==> try-juniper <==
==> flow/design.v <==
`timescale 1ns / 1ps
module hx711driver (
    input clk,
    input reset,
    input logic ce,  
    input logic [15:0] dvsr,  
    input logic start,
    output logic [23:0] dout,
    output logic hx711_done_tick,
    output logic ready,
    output logic sclk,
    input logic hx711_in
);
typedef enum {idle, cpha_delay, p0, p1, g0, g1} state_type;
state_type state_reg;
state_type state_next;
logic p_clk;
logic [15:0] c_reg;
logic [15:0] c_next;
logic hx711_clk_reg;
logic hx711_clk_next;
logic ready_i;
logic hx711_done_tick_i;
logic [5:0] n_reg;
logic [5:0] n_next;
logic [23:0] si_reg;
logic [23:0] si_next;
always_ff @(posedge clk, posedge reset)
    if (reset) begin
        state_reg <= idle;
        si_reg <= 0;
        n_reg <= 0;
        c_reg <= 0;
        hx711_clk_reg <= 0;
    end
    else if (ce) begin
        state_reg <= state_next;
        si_reg <= si_next;
        n_reg <= n_next;
        c_reg <= c_next;
        hx711_clk_reg <= hx711_clk_next;
    end
always_comb
begin
    state_next = state_reg;  
    ready_i = 0;
    hx711_done_tick_i = 0;
    si_next = si_reg;
    n_next = n_reg;
    c_next = c_reg;
    case (state_reg)
        idle: begin
                ready_i = 1;  
                if (start & !hx711_in) begin  
                    n_next = 0;  
                    c_next =0;   
                    state_next = cpha_delay;  
                end
            end
        cpha_delay: begin
                if (c_reg==dvsr) begin  
                    state_next = p0;  
                    c_next = 0;   
                end
                else
                    c_next = c_reg + 1;  
            end
        p0: begin
                if (c_reg==dvsr) begin  
                    state_next = p1;   
                    si_next = {si_reg[22:0], hx711_in};  
                    c_next = 0;  
                end
                else
                    c_next = c_reg + 1;   
            end
        p1: begin
                if (c_reg==dvsr) begin  
                    if (n_reg==23) begin  
                        state_next = g0;  
                        c_next = 0;  
                    end
                    else begin
                        state_next = p0;   
                        n_next = n_reg + 1;   
                        c_next = 0;   
                    end
                end
                else
                    c_next = c_reg + 1;  
            end
        g0: begin
                if (c_reg==dvsr) begin  
                    state_next = g1;  
                    c_next = 0;  
                end
                else
                    c_next = c_reg + 1;   
            end
        g1: begin
                if (c_reg==dvsr) begin  
                    hx711_done_tick_i = 1;   
                    state_next = idle;   
                end
                else
                    c_next = c_reg + 1;  
            end
     endcase
end
assign ready = ready_i;
assign hx711_done_tick = hx711_done_tick_i;
assign p_clk = (state_next==p0) || (state_next == g0);
assign hx711_clk_next = p_clk;
assign dout = si_reg;
assign sclk = hx711_clk_reg;
endmodule
`timescale 1ns / 1ps
module seven_seg_driver (
    input logic clock,
    input logic reset,
    input logic [23:0] binary_in,
    output logic [7:0] segments_out,  
    output logic [7:0] anodes_out      
);
    logic [15:0] refresh_counter;
    logic refresh_tick;
    always_ff @(posedge clock, posedge reset) begin
        if (reset) begin
            refresh_counter <= '0;
            refresh_tick <= 1'b0;
        end else begin
            refresh_tick <= 1'b0;  
            if (refresh_counter == 16'd1023) begin
                refresh_counter <= '0;
                refresh_tick <= 1'b1;
            end else begin
                refresh_counter <= refresh_counter + 1;
            end
        end
    end
    logic [31:0] bcd_digits;  
    always_comb begin
        logic [23:0] bin_copy;
        logic [31:0] bcd_temp;
        bin_copy = binary_in;
        bcd_temp = '0;
        for (int i = 0; i < 24; i++) begin
            for (int j = 0; j < 8; j++) begin
                if (bcd_temp[ (j*4) +: 4 ] > 4) begin
                bcd_temp[ (j*4) +: 4 ] = bcd_temp[ (j*4) +: 4 ] + 3;
                end
            end
            {bcd_temp, bin_copy} = {bcd_temp, bin_copy} << 1;
        end
        bcd_digits = bcd_temp;  
    end
    logic [2:0] digit_selector;  
    logic [3:0] current_bcd_digit;  
    always_ff @(posedge clock, posedge reset) begin
        if (reset) begin
            digit_selector <= '0;
        end else if (refresh_tick) begin
            digit_selector <= digit_selector + 1;  
        end
    end
    always_comb begin
        case (digit_selector)
            3'd0:    current_bcd_digit = bcd_digits[3:0];    
            3'd1:    current_bcd_digit = bcd_digits[7:4];    
            3'd2:    current_bcd_digit = bcd_digits[11:8];   
            3'd3:    current_bcd_digit = bcd_digits[15:12];  
            3'd4:    current_bcd_digit = bcd_digits[19:16];  
            3'd5:    current_bcd_digit = bcd_digits[23:20];  
            3'd6:    current_bcd_digit = bcd_digits[27:24];  
            3'd7:    current_bcd_digit = bcd_digits[31:28];  
            default: current_bcd_digit = 4'b1111;          
        endcase
    end
    always_comb begin
        case (current_bcd_digit)
            4'd0:    segments_out = 8'b00000011;  
            4'd1:    segments_out = 8'b10011111;  
            4'd2:    segments_out = 8'b00100101;  
            4'd3:    segments_out = 8'b00001101;  
            4'd4:    segments_out = 8'b10011001;  
            4'd5:    segments_out = 8'b01001001;  
            4'd6:    segments_out = 8'b01000001;  
            4'd7:    segments_out = 8'b00011111;  
            4'd8:    segments_out = 8'b00000001;  
            4'd9:    segments_out = 8'b00001001;  
            default: segments_out = 8'b11111111;  
        endcase
    end
    always_comb begin
        case (digit_selector)
            3'd0:    anodes_out = 8'b11111110;  
            3'd1:    anodes_out = 8'b11111101;  
            3'd2:    anodes_out = 8'b11111011;  
            3'd3:    anodes_out = 8'b11110111;  
            3'd4:    anodes_out = 8'b11101111;  
            3'd5:    anodes_out = 8'b11011111;  
            3'd6:    anodes_out = 8'b10111111;  
            3'd7:    anodes_out = 8'b01111111;  
            default: anodes_out = 8'b11111111;  
        endcase
    end
endmodule
`timescale 1ns / 1ps
module top_nexys_a7 (
    input logic clock,       
    input logic reset,
    input logic hx711_data_in,
    output logic hx711_sclk_out,
    output logic [5:0] states_led,
    output logic [7:0] DDP,
    output logic [7:0] AN
);
    logic clock50MHz;
    always_ff @(posedge clock, posedge reset) begin
        if (reset) clock50MHz <= 0;
        else       clock50MHz <= ~clock50MHz;
    end
    logic ce_50;
    assign ce_50 = ~clock50MHz;
    logic hx711_data_sync1, hx711_data_sync2;
    always_ff @(posedge clock) begin
        if (ce_50) begin
            hx711_data_sync1 <= hx711_data_in;
            hx711_data_sync2 <= hx711_data_sync1;
        end
    end
    logic [23:0] s_hx711_raw_bits; 
    logic        s_hx711_tick;     
    hx711driver inst_hx711_driver (
        .clk(clock), 
        .reset(reset), 
        .ce(ce_50),
        .dvsr(16'd50), 
        .start(1'b1), 
        .dout(s_hx711_raw_bits), 
        .hx711_done_tick(s_hx711_tick),
        .ready(), 
        .sclk(hx711_sclk_out), 
        .hx711_in(hx711_data_sync2) 
    );
    logic signed [31:0] data_signed;
    assign data_signed = {{8{s_hx711_raw_bits[23]}}, s_hx711_raw_bits};
    logic s_tick_sync_r, s_tick_rising;
    always_ff @(posedge clock) s_tick_sync_r <= s_hx711_tick;
    assign s_tick_rising = s_hx711_tick && !s_tick_sync_r; 
    localparam int CLOCKS_PER_SECOND = 100_000;
    localparam int THRESHOLD = 50;                      
    localparam int NOISE_LIMIT = 15000; 
    int timer_1sec;
    logic signed [63:0] accumulator_sum; 
    int sample_count;
    int consecutive_outliers;
    logic signed [31:0] current_second_avg;
    logic signed [31:0] previous_second_avg;
    logic signed [31:0] display_stable_val;
    logic signed [31:0] r_sample_captured;  
    typedef enum logic [3:0] {
        ST_IDLE,          
        ST_SAMPLE_CALC,   
        ST_SAMPLE_CHECK,  
        ST_SAMPLE_ACCUM,  
        ST_PREP_DIV,      
        ST_DIVIDE,        
        ST_UPDATE,        
        ST_CLEANUP        
    } state_t;
    state_t state;
    logic [63:0] div_dividend;
    logic [63:0] div_remainder;
    logic [31:0] div_divisor;
    logic [31:0] div_quotient;
    logic [6:0]  div_counter;
    logic        div_sign_bit;
    logic signed [31:0] r_diff;
    logic [31:0] r_abs_diff;
    logic        r_is_valid_sample;
    always_ff @(posedge clock, posedge reset) begin
        if (reset) begin
            timer_1sec <= '0;
            accumulator_sum <= '0;
            sample_count <= '0;
            current_second_avg <= '0;
            previous_second_avg <= '0;
            display_stable_val <= '0;
            states_led <= '0;
            state <= ST_IDLE;
            div_dividend <= 0; 
            div_remainder <= 0; 
            div_divisor <= 0;
            div_quotient <= 0; 
            div_counter <= 0; 
            div_sign_bit <= 0;
            consecutive_outliers <= 0;
            r_sample_captured <= 0;
            r_diff <= 0;
            r_abs_diff <= 0;
            r_is_valid_sample <= 0;
        end
        else begin
            case (state)
                ST_IDLE: begin
                    if (s_tick_rising) begin
                        r_sample_captured <= data_signed;  
                        state <= ST_SAMPLE_CALC;           
                    end 
                    else if (timer_1sec == CLOCKS_PER_SECOND - 1) begin
                        timer_1sec <= 0;
                        state <= ST_PREP_DIV;
                    end 
                    else begin
                        timer_1sec <= timer_1sec + 1;
                    end
                end
                ST_SAMPLE_CALC: begin
                    if (timer_1sec != CLOCKS_PER_SECOND - 1) timer_1sec <= timer_1sec + 1;
                    r_diff <= r_sample_captured - current_second_avg;
                    state <= ST_SAMPLE_CHECK;
                end
                ST_SAMPLE_CHECK: begin
                    if (timer_1sec != CLOCKS_PER_SECOND - 1) timer_1sec <= timer_1sec + 1;
                    if (r_diff < 0) r_abs_diff <= unsigned'(-r_diff);
                    else            r_abs_diff <= unsigned'(r_diff);
                    state <= ST_SAMPLE_ACCUM;
                end
                ST_SAMPLE_ACCUM: begin
                    if (timer_1sec != CLOCKS_PER_SECOND - 1) timer_1sec <= timer_1sec + 1;
                    if (r_abs_diff < NOISE_LIMIT || current_second_avg == 0 || consecutive_outliers >= 3) begin
                        accumulator_sum <= accumulator_sum + r_sample_captured;
                        sample_count <= sample_count + 1;
                        consecutive_outliers <= 0;
                    end else begin
                        consecutive_outliers <= consecutive_outliers + 1;
                    end
                    state <= ST_IDLE;  
                end
                ST_PREP_DIV: begin
                    if (sample_count == 0) begin
                        current_second_avg <= 0;
                        state <= ST_UPDATE;
                    end else begin
                        if (accumulator_sum < 0) begin
                            div_dividend <= unsigned'(-accumulator_sum);
                            div_sign_bit <= 1'b1;
                        end else begin
                            div_dividend <= unsigned'(accumulator_sum);
                            div_sign_bit <= 1'b0;
                        end
                        div_divisor   <= unsigned'(sample_count);
                        div_remainder <= 0;
                        div_quotient  <= 0;
                        div_counter   <= 63; 
                        state <= ST_DIVIDE;
                    end
                end
                ST_DIVIDE: begin
                    div_remainder = (div_remainder << 1) | (div_dividend[div_counter]);
                    if (div_remainder >= div_divisor) begin
                        div_remainder = div_remainder - div_divisor;
                        div_quotient[div_counter] = 1'b1; 
                    end
                    if (div_counter == 0) state <= ST_UPDATE;
                    else div_counter <= div_counter - 1;
                end
                ST_UPDATE: begin
                    logic signed [31:0] temp_avg;
                    if (div_sign_bit) temp_avg = signed'(-div_quotient);
                    else              temp_avg = signed'(div_quotient);
                    current_second_avg <= temp_avg;
                    display_stable_val <= temp_avg;
                    if ((previous_second_avg - temp_avg) > THRESHOLD) states_led <= 6'b101101; 
                    else states_led <= 6'b000000;
                    state <= ST_CLEANUP;
                end
                ST_CLEANUP: begin
                    previous_second_avg <= current_second_avg;
                    accumulator_sum <= 0;
                    sample_count <= 0;
                    state <= ST_IDLE; 
                end
                default: state <= ST_IDLE;
            endcase
        end
    end
    logic [23:0] final_display_number;
    always_comb begin
        if (display_stable_val < 0) final_display_number = unsigned'(-display_stable_val);
        else                        final_display_number = unsigned'(display_stable_val);
    end
    seven_seg_driver inst_display (
        .clock(clock),                  
        .reset(reset),                
        .binary_in(final_display_number),   
        .segments_out(DDP),           
        .anodes_out(AN)               
    );
endmodule
==> flow/run.sh <==
#!/bin/bash
# the make line also repeats each setting of config.mk as NAME=value (left out here)
make -C /OpenROAD-flow-scripts/flow DESIGN_CONFIG=/design/flow/config.mk WORK_HOME=/design/flow/orfs CLKGATE_MAP_FILE= finish
==> flow/config.mk <==
export PLATFORM = sky130hd
export DESIGN_NAME = top_nexys_a7
export DESIGN_NICKNAME = top_nexys_a7
export VERILOG_FILES = /design/flow/design.v
export SDC_FILE = /design/flow/constraint.sdc
export NUM_CORES = 4
export LEC_CHECK = 0
export CAP_MARGIN = 20
export CELL_PAD_IN_SITES_DETAIL_PLACEMENT = 0
export CORE_MARGIN = 2
export CORE_UTILIZATION = 44
export GPL_ROUTABILITY_DRIVEN = 0
export GPL_TIMING_DRIVEN = 0
export MAX_ROUTING_LAYER = met5
export PLACE_DENSITY = 0.4
export SETUP_SLACK_MARGIN = 0.92
export SLEW_MARGIN = 20
==> flow/constraint.sdc <==
create_clock -name core_clock -period 22.7 [get_ports {clock}]
set_input_delay 4.5400 -clock core_clock [delete_from_list [all_inputs] [get_ports {clock}]]
set_output_delay 4.5400 -clock core_clock [all_outputs]
set_load 0.01 [all_outputs]
==> try-yarrow: changes against try-juniper <==
CELL_PAD_IN_SITES_DETAIL_PLACEMENT = unset   (was 0)
CORE_UTILIZATION = 40   (was 44)
GPL_ROUTABILITY_DRIVEN = unset   (was 0)
GPL_TIMING_DRIVEN = unset   (was 0)
MAX_ROUTING_LAYER = unset   (was met5)
PLACE_DENSITY = unset   (was 0.4)
SETUP_SLACK_MARGIN = unset   (was 0.92)
==> flow/constraint.sdc (replaced) <==
create_clock -name core_clock -period 40.0 [get_ports {clock}]
set_input_delay 8.0000 -clock core_clock [delete_from_list [all_inputs] [get_ports {clock}]]
set_output_delay 8.0000 -clock core_clock [all_outputs]
set_load 0.01 [all_outputs]
==> try-zinc: changes against try-juniper <==
CELL_PAD_IN_SITES_DETAIL_PLACEMENT = unset   (was 0)
CORE_UTILIZATION = 40   (was 44)
GPL_ROUTABILITY_DRIVEN = unset   (was 0)
GPL_TIMING_DRIVEN = unset   (was 0)
MAX_ROUTING_LAYER = unset   (was met5)
PLACE_DENSITY = unset   (was 0.4)
SETUP_SLACK_MARGIN = unset   (was 0.92)
==> flow/constraint.sdc (replaced) <==
create_clock -name core_clock -period 24.1 [get_ports {clock}]
set_input_delay 4.8200 -clock core_clock [delete_from_list [all_inputs] [get_ports {clock}]]
set_output_delay 4.8200 -clock core_clock [all_outputs]
set_load 0.01 [all_outputs]
==> try-umber: changes against try-juniper <==
CAP_MARGIN = 30   (was 20)
CELL_PAD_IN_SITES_DETAIL_PLACEMENT = unset   (was 0)
CORE_UTILIZATION = 72   (was 44)
GPL_ROUTABILITY_DRIVEN = unset   (was 0)
GPL_TIMING_DRIVEN = unset   (was 0)
MAX_ROUTING_LAYER = unset   (was met5)
PLACE_DENSITY = 0.63   (was 0.4)
SETUP_SLACK_MARGIN = -2.0   (was 0.92)
==> flow/constraint.sdc (replaced) <==
create_clock -name core_clock -period 21.7 [get_ports {clock}]
set_input_delay 4.3400 -clock core_clock [delete_from_list [all_inputs] [get_ports {clock}]]
set_output_delay 4.3400 -clock core_clock [all_outputs]
set_load 0.01 [all_outputs]
==> comparison <==
try-zinc finished with negative setup slack left. try-juniper produced a layout that fails on negative setup slack. try-umber never finished: it broke off in 5_1_grt. try-yarrow produced a clean layout. Sequential power: try-yarrow is lower than try-juniper (about 43%). In try-zinc the worst hold slack is worse than in try-yarrow, by 0.0016 ns. Core utilization: try-juniper is higher than try-zinc (4.0 points). Against try-zinc, the register-to-register slack of try-yarrow is higher by 16 ns. Synthesized area is the same in try-zinc and try-juniper. Worst setup slack, lowest first: try-juniper, try-zinc, try-yarrow. Critical path depth: try-yarrow is lower than try-zinc (10). Non-clock buffer count: try-yarrow is lower than try-juniper (414).
==> figures <==
quantity	try-umber	try-juniper	try-yarrow	try-zinc
Result of the run	did not finish	failed layout checks	finished clean	failed layout checks
Failing step	5_1_grt	-	-	-
Reasons for failing layout checks	-	negative setup slack	-	negative setup slack
Leakage	-	0.0259 uW	0.0237 uW	0.0269 uW
Combinational share of power	-	0.013	0.010	0.010
Final Hold Violating Endpoints	-	0	0	0
Filler-free cell count of the finished design	-	7645	7344	7925
Routed wire length on met3	-	3790 um	3350 um	3070 um
Tool warnings	-	84	87	86
Worst reg-to-reg setup slack	-	11.63 ns	28.94 ns	12.94 ns
Area after detailed placement	0.0587 mm2	0.0536 mm2	0.0516 mm2	0.0564 mm2
Detailed Route WL	-	134000 um	117000 um	124000 um
Die Footprint	0.0716 mm2	0.116 mm2	0.128 mm2	0.128 mm2
Inverters excl. clock	-	255	255	255
R2R Path Start	-	div_counter[0]	accumulator_sum[1]	accumulator_sum[1]
Largest fanout on the critical path	-	9	15	7
Clock network fraction of design power	-	0.516	0.497	0.498
Ratio of layout area to synthesized area	-	1.185x	1.077x	1.205x
Total internal power	-	1830 uW	1010 uW	1690 uW
Final max-slew violation count	-	0	0	0
No activity file was given, so power comes from the tool's default toggle rates.
